## gemm_mem
module gemm_mem(
  input wire clk,
  input wire rst,
  input wire out_rdy,
  input wire v0__read_req_rdy,
  input wire [31:0] v0__read_resp,
  input wire v0__read_resp_vld,
  input wire v0__write_completion_vld,
  input wire v0__write_req_rdy,
  input wire [31:0] v0_in,
  input wire v0_in_vld,
  input wire v1__read_req_rdy,
  input wire [31:0] v1__read_resp,
  input wire v1__read_resp_vld,
  input wire v1__write_completion_vld,
  input wire v1__write_req_rdy,
  input wire [31:0] v1_in,
  input wire v1_in_vld,
  input wire [31:0] C_rd_data,
  output wire [31:0] out,
  output wire out_vld,
  output wire [3:0] v0__read_req,
  output wire v0__read_req_vld,
  output wire v0__read_resp_rdy,
  output wire v0__write_completion_rdy,
  output wire [35:0] v0__write_req,
  output wire v0__write_req_vld,
  output wire v0_in_rdy,
  output wire [3:0] v1__read_req,
  output wire v1__read_req_vld,
  output wire v1__read_resp_rdy,
  output wire v1__write_completion_rdy,
  output wire [35:0] v1__write_req,
  output wire v1__write_req_vld,
  output wire v1_in_rdy,
  output wire [3:0] C_rd_addr,
  output wire C_rd_en,
  output wire [3:0] C_wr_addr,
  output wire [31:0] C_wr_data,
  ...
Size in the first run: about 250 flip-flops, roughly 340 I/O pins, roughly 0.030 mm^2 of cells after synthesis.
clock: 4.32 ns
lec_check: 0
abc_area: 1
cap_margin: 20
core_margin: 2
core_utilization: 65
cts_cluster_diameter: 244
max_routing_layer: met4
place_density: 0.35
slew_margin: 20
run.sh (not shown) runs the stock make flow with config.mk's settings and CLKGATE_MAP_FILE=.
The first run ran to the end with violations: setup timing.
Rerun with:
- CORE_ASPECT_RATIO: unset -> 0.96
- CTS_CLUSTER_DIAMETER: 244 -> unset
- PLACE_DENSITY: 0.35 -> unset
- SETUP_SLACK_MARGIN: unset -> -0.67
- clock period: 4.32 -> 11.2 ns (I/O delays scaled with it)
Result: With this change the flow completed with no timing, DRC or antenna violations; worst setup slack improves by 5.9 ns; wire length is lower by about 14%; worst hold slack barely changes; die area barely changes; final cell count came out lower by about 6%; clock power came out lower by 69%; power decreases by 65%; non-clock buffer count goes down by 285.
Rerun with:
- CORE_ASPECT_RATIO: 0.96 -> unset
- SETUP_SLACK_MARGIN: -0.67 -> unset
- clock period: 11.2 -> 5.21 ns (I/O delays scaled with it)
=> The changed run completed, yet does not pass: setup timing; utilization is higher by 8.9 points; sequential share of layout area came out lower by 1.2 points; synthesized cell count stays the same; setup slack got worse by 4.9 ns; clock skew is about the same; final area rises by 11%.


gemm_mem again, from the RTL that the note above started with.
clock: 12.2 ns
lec_check: 0
abc_area: 1
cap_margin: 20
core_aspect_ratio: 0.96
core_margin: 2
core_utilization: 66
cts_cluster_diameter: 29
max_routing_layer: met4
slew_margin: 20
Then changed:
Settings changed: ABC_AREA 1 to default, CORE_ASPECT_RATIO 0.96 to default, CORE_UTILIZATION 66 to 40, CTS_CLUSTER_DIAMETER 29 to default, MAX_ROUTING_LAYER met4 to default.
Clock period 12.2 ns to 9.0 ns, I/O delays scaled along.
Result: The new run finished with timing, DRC and antenna clean; sequential cell count stays the same; final area goes down by 4.4%; total power stays flat; worst setup slack is worse by 2900 ps; wire length goes up by 3.7%; clock-buffer cell count goes down by 20; die size goes up by 56%.


Starting RTL as in the previous note.
clock: 9.0 ns
lec_check: 0
abc_area: 1
cap_margin: 10
cell_pad_in_sites_detail_placement: 1
cell_pad_in_sites_global_placement: 1
core_margin: 4
core_utilization: 26
gpl_timing_driven: 0
slew_margin: 30
The first run went through all stages and came out clean.
Rerun with:
--- a/flow/config.mk
+++ b/flow/config.mk
@@ -6,10 +6,9 @@
 export NUM_CORES = 4
 export LEC_CHECK = 0
-export ABC_AREA = 1
-export CAP_MARGIN = 10
+export CAP_MARGIN = 35
 export CELL_PAD_IN_SITES_DETAIL_PLACEMENT = 1
 export CELL_PAD_IN_SITES_GLOBAL_PLACEMENT = 1
 export CORE_MARGIN = 4
-export CORE_UTILIZATION = 26
+export CORE_UTILIZATION = 70
 export GPL_TIMING_DRIVEN = 0
 export SLEW_MARGIN = 30
Result: This time the run died in 3_3_place_gp with GPL-0301; die size went down by 63%; synthesized cell count went down by 19%; area after synthesis went down by 4.5%.
Rerun with:
--- a/flow/config.mk
+++ b/flow/config.mk
@@ -6,9 +6,12 @@
 export NUM_CORES = 4
 export LEC_CHECK = 0
-export CAP_MARGIN = 35
+export ABC_AREA = 1
+export CAP_MARGIN = 10
 export CELL_PAD_IN_SITES_DETAIL_PLACEMENT = 1
 export CELL_PAD_IN_SITES_GLOBAL_PLACEMENT = 1
 export CORE_MARGIN = 4
-export CORE_UTILIZATION = 70
+export CORE_UTILIZATION = 26
 export GPL_TIMING_DRIVEN = 0
+export MIN_ROUTING_LAYER = met2
 export SLEW_MARGIN = 30
+export TNS_END_PERCENT = 90
==> flow/constraint.sdc (replaced) <==
create_clock -name core_clock -period 8.08 [get_ports {clk}]
set_input_delay 1.6160 -clock core_clock [delete_from_list [all_inputs] [get_ports {clk}]]
set_output_delay 1.6160 -clock core_clock [all_outputs]
set_load 0.01 [all_outputs]
What happened:
- With this change the flow finished clean
- synthesized area grows by 4.7%
- die area goes up to 2.7 times its value
- synthesized cell count climbs by 23%
Rerun with:
==> flow/config.mk (replaced) <==
export PLATFORM = sky130hd
export DESIGN_NAME = gemm_mem
export DESIGN_NICKNAME = gemm_mem
export VERILOG_FILES = /design/flow/design.v
export SDC_FILE = /design/flow/constraint.sdc
export NUM_CORES = 4
export LEC_CHECK = 0
export CAP_MARGIN = 20
export CELL_PAD_IN_SITES_DETAIL_PLACEMENT = 1
export CORE_MARGIN = 2
export CORE_UTILIZATION = 37
export SLEW_MARGIN = 20
==> flow/constraint.sdc (replaced) <==
create_clock -name core_clock -period 9.0 [get_ports {clk}]
set_input_delay 1.8000 -clock core_clock [delete_from_list [all_inputs] [get_ports {clk}]]
set_output_delay 1.8000 -clock core_clock [all_outputs]
set_load 0.01 [all_outputs]
Result: Final area fell by 6.7%; global-route usage falls by 7.4 points; wire length fell by 27%; power drops by about 19%; register-to-register slack is better by 1.3 ns; worst setup slack gets better by 1.3 ns.
Rerun with:
==> flow/config.mk (replaced) <==
export PLATFORM = sky130hd
export DESIGN_NAME = gemm_mem
export DESIGN_NICKNAME = gemm_mem
export VERILOG_FILES = /design/flow/design.v
export SDC_FILE = /design/flow/constraint.sdc
export NUM_CORES = 4
export LEC_CHECK = 0
export ABC_AREA = 0
export CAP_MARGIN = 5
export CELL_PAD_IN_SITES_GLOBAL_PLACEMENT = 1
export CORE_MARGIN = 2
export CORE_UTILIZATION = 69
export GPL_ROUTABILITY_DRIVEN = 0
export SETUP_SLACK_MARGIN = -0.45
export SLEW_MARGIN = 0
export TNS_END_PERCENT = 45
Outcome: Now the flow did not get past 3_3_place_gp, error GPL-0301. Synthesized area is unchanged. Die area fell by 46%. Synthesized cell count does not change.
Rerun with:
==> flow/config.mk (replaced) <==
export PLATFORM = sky130hd
export DESIGN_NAME = gemm_mem
export DESIGN_NICKNAME = gemm_mem
export VERILOG_FILES = /design/flow/design.v
export SDC_FILE = /design/flow/constraint.sdc
export NUM_CORES = 4
export LEC_CHECK = 0
export CAP_MARGIN = 20
export CELL_PAD_IN_SITES_DETAIL_PLACEMENT = 1
export CORE_MARGIN = 4
export CORE_UTILIZATION = 70
export GPL_TIMING_DRIVEN = 0
export SLEW_MARGIN = 20
The changed run failed in 3_5_place_dp (DPL-0033). Die size rose by 2.4%. Synthesized area is unchanged. Synthesized cell count does not change.
No activity file was given, so power comes from the tool's default toggle rates.
